==> flow/design.v (excerpt) <==
module alu_add (
    input   logic           clk_i,
    input   logic           rst_i,
    input   logic [36:0]    left_i,      
    input   logic [36:0]    right_i,     
    output  logic           in_ready_o,
    input   logic           in_valid_i,
    output  logic [36:0]    result_o,    
    input   logic           out_ready_i,
    output  logic           out_valid_o
);
Size: ~120 flip-flops, roughly 120 I/O pins.
make LEC_CHECK=0 CAP_MARGIN=35 CORE_ASPECT_RATIO=0.92 CORE_MARGIN=2 CORE_UTILIZATION=70 MAX_ROUTING_LAYER=met5 PLACE_DENSITY_LB_ADDON=0.05 SLEW_MARGIN=15 TNS_END_PERCENT=45 finish   # period 4.52 ns
run.sh (not shown) runs the stock make flow with config.mk's settings and CLKGATE_MAP_FILE=.
Edit:
--- a/flow/config.mk
+++ b/flow/config.mk
@@ -8,7 +8,6 @@
 export CAP_MARGIN = 35
-export CORE_ASPECT_RATIO = 0.92
 export CORE_MARGIN = 2
-export CORE_UTILIZATION = 70
+export CORE_UTILIZATION = 68
+export CTS_CLUSTER_SIZE = 32
 export MAX_ROUTING_LAYER = met5
-export PLACE_DENSITY_LB_ADDON = 0.05
 export SLEW_MARGIN = 15
==> flow/constraint.sdc (replaced) <==
create_clock -name core_clock -period 3.79 [get_ports {clk_i}]
set_input_delay 0.7580 -clock core_clock [delete_from_list [all_inputs] [get_ports {clk_i}]]
set_output_delay 0.7580 -clock core_clock [all_outputs]
set_load 0.01 [all_outputs]
The new run produced a layout that fails on negative setup slack; sequential power grows by 18%; area after synthesis is unchanged; power grows by 24%; flip-flop count stays the same; setup slack is worse by 260 ps; via count grows by 4.3%; clock power grows by about 10%; design area grows by 2.7%; combinational power grows by 39%.
Edit:
--- a/flow/config.mk
+++ b/flow/config.mk
@@ -9,4 +9,3 @@
 export CORE_MARGIN = 2
-export CORE_UTILIZATION = 68
-export CTS_CLUSTER_SIZE = 32
+export CORE_UTILIZATION = 65
 export MAX_ROUTING_LAYER = met5
==> flow/constraint.sdc (replaced) <==
create_clock -name core_clock -period 3.96 [get_ports {clk_i}]
set_input_delay 0.7920 -clock core_clock [delete_from_list [all_inputs] [get_ports {clk_i}]]
set_output_delay 0.7920 -clock core_clock [all_outputs]
set_load 0.01 [all_outputs]
Outcome:
- The changed run passed the timing, design-rule and antenna checks
- die size grows by 4.5%
- worst setup slack improves by 160 ps
- sequential cell count is unchanged
- register-to-register slack gets better by 160 ps
- global-route usage goes down by 7.5 points
- wire length goes down by 12%
- design area falls by 0.88%
- power drops by 7.5%
Edit:
--- a/flow/config.mk
+++ b/flow/config.mk
@@ -7,5 +7,7 @@
 export LEC_CHECK = 0
-export CAP_MARGIN = 35
+export CAP_MARGIN = 0
 export CORE_MARGIN = 2
-export CORE_UTILIZATION = 65
+export CORE_UTILIZATION = 70
+export CTS_CLUSTER_DIAMETER = 249
+export CTS_CLUSTER_SIZE = 32
 export MAX_ROUTING_LAYER = met5
==> flow/constraint.sdc (replaced) <==
create_clock -name core_clock -period 3.79 [get_ports {clk_i}]
set_input_delay 0.7580 -clock core_clock [delete_from_list [all_inputs] [get_ports {clk_i}]]
set_output_delay 0.7580 -clock core_clock [all_outputs]
set_load 0.01 [all_outputs]
The changed run stopped in global routing (5_1_grt) (GRT-0232).
Die area falls by 6.9%.
Synthesized cell count is unchanged.
Synthesized area does not change.

---

build 51:
The RTL this note starts from:
==> flow/design.v <==
package calc_pkg;
    typedef struct packed {
        logic on;
        logic off;
        logic mem_rc;
        logic mem_sub;
        logic mem_add;
        logic op_percent;
        logic op_sqrt;
        logic op_div;
        logic op_mul;
        logic op_sub;
        logic op_add;
        logic op_eq;
        logic dot;
        logic num_1;
        logic num_2;
        logic num_3;
        logic num_4;
        logic num_5;
        logic num_6;
        logic num_7;
        logic num_8;
        logic num_9;
        logic num_0;
    } buttons_t;
    typedef enum logic [4:0] {
        B_NONE,          
        B_ON,            
        B_OFF,           
        B_MEM_RC,        
        B_MEM_SUB,       
        B_MEM_ADD,       
        B_OP_PERCENT,    
        B_OP_SQRT,       
        B_OP_DIV,        
        B_OP_MUL,        
        B_OP_SUB,        
        B_OP_ADD,        
        B_OP_EQ,         
        B_DOT,           
        B_NUM_1,         
        B_NUM_2,         
        B_NUM_3,         
        B_NUM_4,         
        B_NUM_5,         
        B_NUM_6,         
        B_NUM_7,         
        B_NUM_8,         
        B_NUM_9,         
        B_NUM_0,         
        B_UNKNOWN        
    } active_button_t;
    function automatic logic isNumberButton(active_button_t active_button);
        isNumberButton = ((active_button >= calc_pkg::B_NUM_1) && (active_button <= calc_pkg::B_NUM_0));
    endfunction
    function automatic logic isOpButton(active_button_t active_button);
        isOpButton = ((active_button >= calc_pkg::B_OP_DIV) && (active_button <= calc_pkg::B_OP_ADD));
    endfunction
    function automatic logic isEqButton(active_button_t active_button);
        isEqButton = (active_button == calc_pkg::B_OP_EQ);
    endfunction
    function automatic logic isDotButton(active_button_t active_button);
        isDotButton = (active_button == calc_pkg::B_DOT);
    endfunction
    typedef logic [3:0] bcd_t;
    function automatic logic [6:0] bcd2segments(bcd_t bcd);
        unique case (bcd)
            4'd0: bcd2segments = 7'b1111110;
            4'd1: bcd2segments = 7'b0110000;
            4'd2: bcd2segments = 7'b1101101;
            4'd3: bcd2segments = 7'b1111001;
            4'd4: bcd2segments = 7'b0110011;
            4'd5: bcd2segments = 7'b1011011;
            4'd6: bcd2segments = 7'b1011111;
            4'd7: bcd2segments = 7'b1110000;
            4'd8: bcd2segments = 7'b1111111;
            4'd9: bcd2segments = 7'b1111011;
            default: bcd2segments = 7'bxxxxxxx;
        endcase
    endfunction
    typedef enum logic [1:0] {
        OP_NONE,
        OP_ADD,
        OP_MUL,
        OP_DIV
    } op_t;
    function automatic op_t button2op(active_button_t active_button);
        unique case (active_button)
            calc_pkg::B_OP_DIV: button2op = calc_pkg::OP_DIV;
            calc_pkg::B_OP_MUL: button2op = calc_pkg::OP_MUL;
            calc_pkg::B_OP_SUB: button2op = calc_pkg::OP_ADD;
            calc_pkg::B_OP_ADD: button2op = calc_pkg::OP_ADD;
            default: button2op = calc_pkg::OP_NONE;
        endcase
    endfunction
    function automatic bcd_t button2bcd(active_button_t active_button);
        unique case (active_button)
            calc_pkg::B_NUM_1: button2bcd = 1;
            calc_pkg::B_NUM_2: button2bcd = 2;
            calc_pkg::B_NUM_3: button2bcd = 3;
            calc_pkg::B_NUM_4: button2bcd = 4;
            calc_pkg::B_NUM_5: button2bcd = 5;
            calc_pkg::B_NUM_6: button2bcd = 6;
            calc_pkg::B_NUM_7: button2bcd = 7;
            calc_pkg::B_NUM_8: button2bcd = 8;
            calc_pkg::B_NUM_9: button2bcd = 9;
            calc_pkg::B_NUM_0: button2bcd = 0;
            default: button2bcd = 0;
        endcase
    endfunction
    parameter NumDigits = 8;
    typedef logic unsigned [$clog2(NumDigits)-1:0] exponent_t;
    typedef struct packed {
        logic error;
        logic sign;
        exponent_t exponent;
        bcd_t [NumDigits-1:0] significand;
    } num_t;
    function automatic num_t neg(num_t num);
        neg = num;
        neg.sign = !num.sign;
    endfunction
endpackage
module alu_add (
    input   logic           clk_i,
    input   logic           rst_i,
    input   logic [36:0]    left_i,      
    input   logic [36:0]    right_i,     
    output  logic           in_ready_o,
    input   logic           in_valid_i,
    output  logic [36:0]    result_o,    
    input   logic           out_ready_i,
    output  logic           out_valid_o
);
typedef enum logic [1:0] {
    S_IDLE,
    S_NORMALIZE,
    S_ADD,
    S_RENORMALIZE
} state_t;
state_t state_d, state_q;
logic [$clog2(calc_pkg::NumDigits):0] counter_d, counter_q;
logic in_ready_d, in_ready_q;
logic out_valid_d, out_valid_q;
assign out_valid_o = out_valid_q;
assign in_ready_o = in_ready_q;
calc_pkg::num_t left_d, left_q;
calc_pkg::num_t right_d, right_q;
calc_pkg::num_t result_d, result_q;
calc_pkg::bcd_t result_extra_d, result_extra_q;
logic carryborrow_d, carryborrow_q;
assign result_o = out_valid_q ? result_q : '0;
logic [4:0] nibble_sum;
always_comb begin
    nibble_sum = 'x;
    carryborrow_d = carryborrow_q;
    if (state_q != S_ADD) begin
        carryborrow_d = 0;
    end else if (left_q.sign == right_q.sign) begin
        nibble_sum =
            left_q.significand[counter_q]
            + right_q.significand[counter_q]
            + 4'(carryborrow_q);
        if (nibble_sum >= 10) begin
            nibble_sum += 6;
        end
        carryborrow_d = nibble_sum[4];
    end else begin
        if (left_q.significand > right_q.significand) begin
            nibble_sum =
                6'(left_q.significand[counter_q])
                - 6'(right_q.significand[counter_q])
                - 6'(carryborrow_q);
        end else begin
            nibble_sum =
                6'(right_q.significand[counter_q])
                - 6'(left_q.significand[counter_q])
                - 6'(carryborrow_q);
        end
        carryborrow_d = nibble_sum[4];
        if ($signed(nibble_sum) < 0) begin
            nibble_sum += 10;
        end
    end
end
always_comb begin
    state_d = state_q;
    out_valid_d = out_valid_q;
    in_ready_d = in_ready_q;
    counter_d = counter_q;
    left_d = left_q;
    right_d = right_q;
    result_d = result_q;
    result_extra_d = result_extra_q;
    unique case (state_q)
        S_IDLE: begin
            result_d = '0;
            if (in_valid_i) begin
                left_d = left_i;
                right_d = right_i;
                state_d = S_NORMALIZE;
                in_ready_d = 0;
            end
        end
        S_NORMALIZE: begin
            if (left_q.exponent < right_q.exponent) begin
                left_d.significand = (left_q.significand >> 4);
                left_d.exponent++;
            end else if (left_q.exponent > right_q.exponent) begin
                right_d.significand = (right_q.significand >> 4);
                right_d.exponent++;
            end else begin
                state_d = S_ADD;
                counter_d = 0;
            end
        end
        S_ADD: begin
            result_d.exponent = left_q.exponent;
            if (left_q.sign == right_q.sign) begin
                result_extra_d = carryborrow_d;
            end
            if (left_q.significand > right_q.significand) begin
                result_d.sign = left_q.sign;
            end else begin
                result_d.sign = right_q.sign;
            end
            result_d.significand[counter_q] = 4'(nibble_sum);
            counter_d++;
            if (counter_d == calc_pkg::NumDigits) begin
                state_d = S_RENORMALIZE;
            end
        end
        S_RENORMALIZE: begin
            if (result_extra_q != '0) begin  
                result_extra_d = '0;
                result_d.significand = ({result_extra_q, result_q.significand} >> 4);
                result_d.exponent++;
                if (result_d.exponent == 0)
                    result_d.error = 1;
            end else if ((result_q.exponent != 0) && (result_q.significand[calc_pkg::NumDigits-1] == 0)) begin  
                result_d.significand = (result_q.significand << 4);
                result_d.exponent--;
            end else begin  
                out_valid_d = 1;
                if (result_d.significand == 0)
                    result_d.sign = 0;
                if (out_valid_q && out_ready_i) begin
                    state_d = S_IDLE;
                    out_valid_d = 0;
                    in_ready_d = 1;
                    result_d = '0;
                end
            end
        end
    endcase
end
always_ff @(posedge clk_i) begin
    if (rst_i) begin
        state_q <= S_IDLE;
        out_valid_q <= 0;
        in_ready_q <= 1;
        counter_q <= '0;
        left_q <= '0;
        right_q <= '0;
        result_q <= '0;
        result_extra_q <= '0;
        carryborrow_q <= 0;
    end else begin
        state_q <= state_d;
        out_valid_q <= out_valid_d;
        in_ready_q <= in_ready_d;
        counter_q <= counter_d;
        left_q <= left_d;
        right_q <= right_d;
        result_q <= result_d;
        result_extra_q <= result_extra_d;
        carryborrow_q <= carryborrow_d;
    end
end
endmodule
==> flow/config.mk <==
export PLATFORM = sky130hd
export DESIGN_NAME = alu_add
export DESIGN_NICKNAME = alu_add
export VERILOG_FILES = /design/flow/design.v
export SDC_FILE = /design/flow/constraint.sdc
export NUM_CORES = 4
export LEC_CHECK = 0
export ABC_AREA = 1
export CAP_MARGIN = 0
export CELL_PAD_IN_SITES_DETAIL_PLACEMENT = 2
export CELL_PAD_IN_SITES_GLOBAL_PLACEMENT = 0
export CORE_MARGIN = 2
export CORE_UTILIZATION = 40
export GPL_ROUTABILITY_DRIVEN = 1
export MIN_ROUTING_LAYER = met1
export PLACE_DENSITY = 0.64
export SETUP_SLACK_MARGIN = 0.43
export SLEW_MARGIN = 20
==> flow/constraint.sdc <==
create_clock -name core_clock -period 3.21 [get_ports {clk_i}]
set_input_delay 0.6420 -clock core_clock [delete_from_list [all_inputs] [get_ports {clk_i}]]
set_output_delay 0.6420 -clock core_clock [all_outputs]
set_load 0.01 [all_outputs]
FAIL build 51 @ detailed placement: tool exited with error
> inputs changed (build 51 -> build 30)
Settings: ABC_AREA removed (was 1); PLACE_DENSITY removed (was 0.64); GPL_ROUTABILITY_DRIVEN removed (was 1); SETUP_SLACK_MARGIN removed (was 0.43); CORE_UTILIZATION changed from 40 to 15; CELL_PAD_IN_SITES_GLOBAL_PLACEMENT removed (was 0); MIN_ROUTING_LAYER removed (was met1); CELL_PAD_IN_SITES_DETAIL_PLACEMENT removed (was 2); CAP_MARGIN changed from 0 to 20; the clock period (ns, I/O delays scaled along) changed from 3.21 to 4.76.
Notes after the runs:
- Build 30: all stages complete, timing, DRC and antenna checks passed
- Build 30 vs build 51: horizontal die size up by more than half
- Build 30 against build 51: and-or/or-and share of the synthesized area now smaller, adder-cell share of the synthesized area held steady, number of enable-type register cells in the synthesized netlist barely changed, chip area in the Yosys report shrank by 0.69%.
- Across both runs, number of distinct library cell variants in the gate-level netlist after synthesis was higher for build 30 than for build 51.
- Starting density of the core for build 30: 25 points down relative to build 51
- Compared with build 51, build 30 shows vertical die dimension higher by 61%.
Input-level comparison between build 20 and build 30:
Settings: changing CORE_UTILIZATION from 15 to 40; changing the clock period (ns, I/O delays scaled along) from 4.76 to 10.0.
==> results <==
Build 20 reached the end of the flow, and the finished layout is clean on the timing, design-rule and antenna checks.
Compared to build 30, the router laid down less metal wire for build 20.
Highest achievable clock rate sits lower in build 20 than in build 30.
Area overhead of the layout relative to synthesis | build 20 below build 30
A worst setup path endpoint of result_q[10]$_SDFFE_PP0P_ is what build 30 shows, while result_q[3]$_SDFFE_PP0P_ belongs to build 20.
Power figures rest on the tool's default switching activity, not on a simulated workload.
